job 1495:
// signalProcess
module signalProcess(clk, rst, SCK, MOSI, MISO, SSEL);
input clk;
input rst;
input SCK, SSEL, MOSI;
output MISO;
wire [7:0] dataByte;
wire [7:0] sendByte;
reg [7:0] compressedX [63:0];
reg [6:0] inputCounter;
wire byte_received;
reg signalReceived;
wire byteSent;
integer i;
integer j;
assign sendByte = compressedX[j[5:0]];
signalReceive srA(.clk(clk), .rst(rst), .SCK(SCK), .MOSI(MOSI), .byteReceived(byte_received), .dataByte(dataByte), .SSEL(SSEL));
always @(posedge clk)
begin 
  if(rst)
  begin
    i <= 0;
    inputCounter <= 7'b0000000;
  end
  else if(~signalReceived)
  begin
    if(byte_received)
    begin
      i <= i+1;
      inputCounter <= inputCounter + 7'b0000001; 
    end
  end
end
always @(posedge clk)
begin 
  if(~rst && ~signalReceived && byte_received && i >= 0 && i < 64)
    compressedX[i[5:0]] <= dataByte;
end
always @(posedge clk)
begin
  if(rst)
    signalReceived <= 1'b0;
  else
    signalReceived <= (inputCounter == 7'b1000000);
end
sending sB(.clk(clk), .rst(rst), .SCK(SCK), .MISO(MISO), .SSEL(SSEL), .data(sendByte), .signalReceived(signalReceived), .byteSent(byteSent));
always @(posedge clk)
begin
  if(rst)
    j <= -1;
  else if(signalReceived)
  begin
    if(byteSent)
    begin
      j <= j+1;
    end 
  end
end
endmodule
Size in the first run: ~1300 cells after synthesis, ~600 flip-flops, ~6 I/O pins, roughly 23000 sq um of cells after synthesis.
clock: 4.54 ns
lec_check: 0
cap_margin: 20
core_margin: 2
core_utilization: 40
slew_margin: 20
run.sh (not shown) runs the stock make flow with config.mk's settings and CLKGATE_MAP_FILE=.
Edits applied to the flow inputs when going from job 1495 to job 7858:
- an added CTS_CLUSTER_DIAMETER of 378
- an added ABC_AREA of 1
- a change of CORE_UTILIZATION from 40 to 70
- an added CTS_CLUSTER_SIZE of 25
- a change of the clock period (ns, I/O delays scaled along) from 4.54 to 5.02
### Flow results
Summary — measured slew at the worst slew-check pin, job 7858 relative to job 1495: higher, by 0.012 ns. Summary of job 7858 over job 1495: mux share of post-synthesis cell area dropped 13 points; final setup slack of the worst path higher. Having completed the whole flow, job 7858 delivered a layout that passed the timing, design-rule and antenna checks. Job 1495 ended with every stage complete and zero timing, DRC or antenna violations.
Here is what was changed in the inputs of job 3242 compared with job 7858.
- setting SETUP_SLACK_MARGIN to 0.35 for the first time
- setting PLACE_DENSITY_LB_ADDON to 0.15 for the first time
- changing CORE_UTILIZATION from 70 to 72
- removing ABC_AREA (formerly 1)
- changing CTS_CLUSTER_SIZE from 25 to 13
- changing the clock period (ns, I/O delays scaled along) from 5.02 to 2.52
[summary]
- Every stage of the flow completed for job 3242, and the final layout passed the timing, design-rule and antenna checks.
- sky130_fd_sc_hd__dfxtp_4 as the slowest cell on the critical path was reported by job 3242, and sky130_fd_sc_hd__nor2_1 by job 7858.
- Job 3242 ended up with a lower final worst setup slack than job 7858 did.
- As of job 3242, die size had fallen by a few percent compared to job 7858.
- Job 3242 vs. job 7858: leakage power has increased, number of antenna violations at the first check in global routing has remained practically unchanged.
- Diff job 7858 -> job 3242: data required time at the worst endpoint saw a decrease, switching share of power saw an increase, synthesized area saw a decrease.
- Job 3242 against job 7858: total global routing track utilization higher; adder-cell share of the synthesized area held steady.
The inputs of job 8825 differ from those of job 3242 as listed below.
- PLACE_DENSITY_LB_ADDON changed from 0.15 to 0.25
- CTS_CLUSTER_DIAMETER changed from 378 to 25
Notes after the runs:
Job 3242 went all the way through synthesis, placement and routing and the layout is clean on timing, DRC and antenna.
Job 8825 failed in clock tree synthesis with DPL-0033.
Share of synthesized cell area in full adder, half adder and majority cells: job 8825 vs job 3242 identical
Mean instance size in the synthesized netlist came out exactly the same in job 8825 and job 3242.
Count of placed standard cells including taps: lower on job 8825
Going from job 3242 to job 8825, placeable core region closely matched the old numbers, I/O pin count about even, HPWL after detailed placement grew by 1.6%.
Summary of job 8825 over job 3242: area of the mapped netlist held; chip area estimate from yosys synthesis held; setup slack after placement went down 0.018 ns.
Between job 8825 and job 3242, the cell area after placement figures differ only marginally.
Diff job 8825..job 3242 | die area | unchanged

---

Starting RTL as in the previous note.
Design signalProcess, start of the top module:
module signalProcess(clk, rst, SCK, MOSI, MISO, SSEL);
input clk;
input rst;
input SCK, SSEL, MOSI;
output MISO;
wire [7:0] dataByte;
wire [7:0] sendByte;
reg [7:0] compressedX [63:0];
reg [6:0] inputCounter;
wire byte_received;
reg signalReceived;
wire byteSent;
integer i;
integer j;
assign sendByte = compressedX[j[5:0]];
signalReceive srA(.clk(clk), .rst(rst), .SCK(SCK), .MOSI(MOSI), .byteReceived(byte_received), .dataByte(dataByte), .SSEL(SSEL));
always @(posedge clk)
begin 
  if(rst)
  begin
    i <= 0;
    inputCounter <= 7'b0000000;
  end
  else if(~signalReceived)
  begin
    if(byte_received)
    begin
      i <= i+1;
      inputCounter <= inputCounter + 7'b0000001; 
    end
  end
end
always @(posedge clk)
begin 
  if(~rst && ~signalReceived && byte_received && i >= 0 && i < 64)
    compressedX[i[5:0]] <= dataByte;
end
always @(posedge clk)
begin
  if(rst)
    signalReceived <= 1'b0;
  else
    signalReceived <= (inputCounter == 7'b1000000);
end
sending sB(.clk(clk), .rst(rst), .SCK(SCK), .MISO(MISO), .SSEL(SSEL), .data(sendByte), .signalReceived(signalReceived), .byteSent(byteSent));
always @(posedge clk)
begin
  if(rst)
    j <= -1;
  else if(signalReceived)
  begin
    if(byteSent)
    begin
      j <= j+1;
    end 
  end
end
endmodule
Settings: LEC_CHECK=0, CAP_MARGIN=20, CORE_MARGIN=2, CORE_UTILIZATION=67, SLEW_MARGIN=20; clock period 14.3 ns.
The starting point went through all stages and came out clean.
Rerun with:
CORE_UTILIZATION = 70   (was 67)
CTS_CLUSTER_SIZE = 25   (was not set)
clock period = 6.92 ns   (was 14.3 ns; I/O delays follow)
Effect: The changed run ran to the end with no violations; routed wire length rises by 4.6%; cell count is lower by 0.33%; die area goes down by 4.2%; final area grows by 0.57%; core utilization came out higher by 4.4 points; global-route usage goes up by 2.7 points; clock skew goes up by 7.6 ps; clock power went up by 120%; sequential power grows by 110%; setup slack gets worse by 5800 ps.
Rerun with:
CTS_CLUSTER_SIZE = 13   (was 25)
clock period = 3.14 ns   (was 6.92 ns; I/O delays follow)
Result:
- utilization came out higher by 1.2 points
- sequential share of layout area drops by 1.0 points
- die size is unchanged
- synthesized cell count is unchanged
- total power rose by well over a third
- sequential power rose by well over a third
Rerun with:
CORE_UTILIZATION = 72   (was 70)
CTS_CLUSTER_DIAMETER = 364   (was not set)
PLACE_DENSITY_LB_ADDON = 0.15   (was not set)
SETUP_SLACK_MARGIN = 0.35   (was not set)
clock period = 2.52 ns   (was 3.14 ns; I/O delays follow)
Outcome:
- The new run went through all stages and came out clean
- die size decreases by a few percent
- worst setup slack is worse by 100 ps
- hold slack is better by 25 ps
- non-clock buffer count increases by 45

---

signalProcess again, from the RTL that the note above started with.
clock: 2.55 ns
lec_check: 0
cap_margin: 25
cell_pad_in_sites_global_placement: 0
core_margin: 2
core_utilization: 72
cts_cluster_diameter: 89
cts_cluster_size: 17
gpl_routability_driven: 1
gpl_timing_driven: 1
min_routing_layer: met1
place_density: 0.37
setup_slack_margin: 0.39
slew_margin: 20
==> next run, changes <==
CORE_ASPECT_RATIO = 1.3   (was default)
SLEW_MARGIN = 40   (was 20)
TNS_END_PERCENT = 60   (was default)
clock period = 2.52 ns   (was 2.55 ns; I/O delays follow)
After rerunning:
- The new run ran to the end with no violations
- worst hold slack is about the same
- clock skew barely changes
- worst setup slack gets worse by 180 ps
- fmax goes down by 6.1%
- count of clock-buffer cells in the layout rises by 10
- final area rose by 1.7%

---

Setup of run A:
The RTL this note starts from:
==> flow/design.v <==
`timescale 1ns / 1ps
module signalReceive(clk, rst, SCK, MOSI, byteReceived, dataByte, SSEL);
input clk;
input rst;
input SCK, SSEL, MOSI;
output byteReceived;
output [7:0] dataByte;
reg [2:0] bitcnt;
reg byte_received;   
reg [7:0] byte_data_received;
assign byteReceived = byte_received;
assign dataByte = byte_data_received;
reg [2:0] SCKr;  
reg [2:0] SSELr;  
reg [1:0] MOSIr; 
always @(posedge clk) 
begin
  if (rst)
    SCKr <= 3'b000;
  else
    SCKr <= {SCKr[1:0], SCK};
end
wire SCK_risingedge = (SCKr[2:1]==2'b01);   
wire SCK_fallingedge = (SCKr[2:1]==2'b10);   
always @(posedge clk) 
begin
  if (rst)
    SSELr <= 3'b111;
  else
    SSELr <= {SSELr[1:0], SSEL};
end
wire SSEL_active = ~SSELr[1];   
wire SSEL_startmessage = (SSELr[2:1]==2'b10);   
wire SSEL_endmessage = (SSELr[2:1]==2'b01);   
always @(posedge clk) 
begin
  MOSIr <= {MOSIr[0], MOSI};
end
wire MOSI_data = MOSIr[1];
always @(posedge clk)
begin
  if(rst)
  begin
    bitcnt <= 3'b000;
  end
  else if(~SSEL_active)
  begin
    bitcnt <= 3'b000;
  end
  else
  begin
    if(SCK_risingedge)
    begin
      bitcnt <= bitcnt + 3'b001;
      byte_data_received <= {byte_data_received[6:0], MOSI_data};
    end
  end
end
always @(posedge clk)
begin    
  if (rst)
    byte_received <= 1'b0;
  else
    byte_received <= SSEL_active && SCK_risingedge && (bitcnt==3'b111);
end 
endmodule
module sending(clk, rst, SCK, MISO, SSEL, data, signalReceived, byteSent);
input clk;
input rst;
input SCK;
output MISO;
input SSEL;
input [7:0] data;
input signalReceived;
output byteSent;
reg byte_sent;
assign byteSent = byte_sent;
reg [7:0] byte_data_sent;
reg byte_sent_2clk;
reg [2:0] cnt;
reg [2:0] SCKr;  
always @(posedge clk) 
begin
 if (rst)
   SCKr <= 3'b000;
 else
   SCKr <= {SCKr[1:0], SCK};
end
wire SCK_risingedge = (SCKr[2:1]==2'b01);   
wire SCK_fallingedge = (SCKr[2:1]==2'b10);   
reg [2:0] SSELr;  
always @(posedge clk) 
begin
  if (rst)
    SSELr <= 3'b111;
  else
    SSELr <= {SSELr[1:0], SSEL};
end
wire SSEL_active = ~SSELr[1];   
wire SSEL_startmessage = (SSELr[2:1]==2'b10);   
wire SSEL_endmessage = (SSELr[2:1]==2'b01);   
always @(posedge clk) 
begin
  if(rst)
  begin
    cnt <= 3'b000;
    byte_data_sent <= 8'h00;
  end
  else if(signalReceived)
  begin
    if(~SSEL_active) 
    begin
      cnt<=3'b000;   
    end
    else
    begin
      if(byte_sent_2clk)
      begin
        byte_data_sent <= data;
      end
      if(SCK_risingedge)
      begin
        cnt <= cnt + 3'b001;
        byte_data_sent <= {byte_data_sent[6:0], 1'b0};
      end
    end
  end
end
always @(posedge clk)
begin
  if(rst)
  begin
    byte_sent_2clk <= 1'b0;
    byte_sent <= 1'b0;
  end
  else if(signalReceived)
  begin
    if (byte_sent_2clk)
    begin
      byte_sent_2clk <= 1'b0;
    end
    if (byte_sent)
    begin
      byte_sent_2clk <= 1'b1;
      byte_sent <= SSEL_active && SCK_risingedge && (cnt==3'b111);
    end
    else
    begin
      byte_sent <= SSEL_active && SCK_risingedge && (cnt==3'b111);
    end
  end
end
assign MISO = byte_data_sent[7];   
endmodule
`timescale 1ns / 1ps
module signalProcess(clk, rst, SCK, MOSI, MISO, SSEL);
input clk;
input rst;
input SCK, SSEL, MOSI;
output MISO;
wire [7:0] dataByte;
wire [7:0] sendByte;
reg [7:0] compressedX [63:0];
reg [6:0] inputCounter;
wire byte_received;
reg signalReceived;
wire byteSent;
integer i;
integer j;
assign sendByte = compressedX[j[5:0]];
signalReceive srA(.clk(clk), .rst(rst), .SCK(SCK), .MOSI(MOSI), .byteReceived(byte_received), .dataByte(dataByte), .SSEL(SSEL));
always @(posedge clk)
begin 
  if(rst)
  begin
    i <= 0;
    inputCounter <= 7'b0000000;
  end
  else if(~signalReceived)
  begin
    if(byte_received)
    begin
      i <= i+1;
      inputCounter <= inputCounter + 7'b0000001; 
    end
  end
end
always @(posedge clk)
begin 
  if(~rst && ~signalReceived && byte_received && i >= 0 && i < 64)
    compressedX[i[5:0]] <= dataByte;
end
always @(posedge clk)
begin
  if(rst)
    signalReceived <= 1'b0;
  else
    signalReceived <= (inputCounter == 7'b1000000);
end
sending sB(.clk(clk), .rst(rst), .SCK(SCK), .MISO(MISO), .SSEL(SSEL), .data(sendByte), .signalReceived(signalReceived), .byteSent(byteSent));
always @(posedge clk)
begin
  if(rst)
    j <= -1;
  else if(signalReceived)
  begin
    if(byteSent)
    begin
      j <= j+1;
    end 
  end
end
endmodule
Settings: LEC_CHECK=0, CAP_MARGIN=20, CORE_MARGIN=2, CORE_UTILIZATION=40, SLEW_MARGIN=20; clock period 10.0 ns.
Run A: no failed stages, no open violations at the end
Input changes introduced in run B (baseline for comparison: run A):
Settings: the clock period (ns, I/O delays scaled along) changed from 10.0 to 5.38.
Notes after the runs:
From run A to run B the numbers moved as follows: post-route worst hold slack has remained practically unchanged, final total power has increased, number of standard cells in the final layout excluding fillers has increased, chip width has remained practically unchanged, detailed route wirelength on metal3 has decreased.
Design area of run B is on par with run A.
Any difference in core utilization between run B and run A is small enough to ignore.
Run B ends up with higher count of clock-buffer cells in the layout than run A does.
Met1 wire length, run A and run B: larger value in run A
Comparing run A and run B, the lower setup slack of the critical path after layout was measured on run B.
Note that the first-iteration DRC count recorded for run A amounts to 0.915 times the value seen in run B.
Modified inputs, run C compared to run B
Settings: setting SETUP_SLACK_MARGIN to 0.35 for the first time; setting CTS_CLUSTER_SIZE to 13 for the first time; changing CORE_UTILIZATION from 40 to 71; changing the clock period (ns, I/O delays scaled along) from 5.38 to 2.52.
==> results <==
Compared with run B, run C shows final net count higher by 116. Share of total power in sequential cells (run C over run B): increase, 3.9 points. Post-synth area from yosys stat delta (run C -> run B): insignificant. Switching share of power in run C vs run B: down 0.69 points. Run C: done, clean on timing, DRC and antenna. Cell with the largest stage delay on the worst path = sky130_fd_sc_hd__mux4_2: run C; cell with the largest stage delay on the worst path = sky130_fd_sc_hd__nor2_1: run B. Across both runs, last weighted congestion value of the routability-driven placer was higher for run C than for run B. Run B has a higher number of CTS-inserted buffers than run C. Global-route usage over all layers: run C vs run B up 14 points.
#### Input delta (run D over run C)
Settings: an added TNS_END_PERCENT of 60; an added MIN_ROUTING_LAYER of met1; an added GPL_TIMING_DRIVEN of 1; a change of CAP_MARGIN from 20 to 25; an added CTS_CLUSTER_DIAMETER of 89; a change of CORE_UTILIZATION from 71 to 72; a change of SLEW_MARGIN from 20 to 40; a change of CTS_CLUSTER_SIZE from 13 to 17; an added CELL_PAD_IN_SITES_GLOBAL_PLACEMENT of 0; an added GPL_ROUTABILITY_DRIVEN of 1; an added PLACE_DENSITY of 0.37; a change of SETUP_SLACK_MARGIN from 0.35 to 0.39.
## What came out
- Run D finished every stage and its layout cleared the timing, design-rule and antenna checks.
- Cmp run D vs run C: worst setup slack higher in run D
- [run D] final core utilization rose 2.1 points relative to run C
- The run showing the greater post-layout period usage of the worst path is run C.
- Per the comparison of run D with run C, post-route standard cell area excluding fillers grew by 0.52%, total power dropped 0.0012 W, number of sequential storage elements closely matched the old numbers, clock distribution area overhead in the final layout now sits lower, total met2 wirelength after detailed routing moved up.
- The via count of run D was inferior to that of run C.
- Global route total overflow: run C vs run D identical
For run E, these inputs were changed with respect to run D:
Settings: changing CAP_MARGIN from 25 to 20; changing SETUP_SLACK_MARGIN from 0.39 to 0.52; removing PLACE_DENSITY (formerly 0.37); removing GPL_ROUTABILITY_DRIVEN (formerly 1); removing MIN_ROUTING_LAYER (formerly met1); changing SLEW_MARGIN from 40 to 20; setting ABC_AREA to 1 for the first time; removing TNS_END_PERCENT (formerly 60); changing CTS_CLUSTER_SIZE from 17 to 10; removing CELL_PAD_IN_SITES_GLOBAL_PLACEMENT (formerly 0); removing GPL_TIMING_DRIVEN (formerly 1); changing CTS_CLUSTER_DIAMETER from 89 to 282.
--- outcome ---
- Status: part of the power in combinational logic parity (run D, run E)
- In the tables for run E and run D, worst slack after detailed placement reads higher with run D.
- The sum of met3 wire segment lengths after detailed routing in run D is 0.64 times that in run E.
- Every stage of the flow completed for run E, and the final layout passed the timing, design-rule and antenna checks.
- Between run E and run D, it is run E whose fraction of the cycle the final worst path needs is lower, by 2.8 points.
Power is estimated from default activity; no workload was simulated.
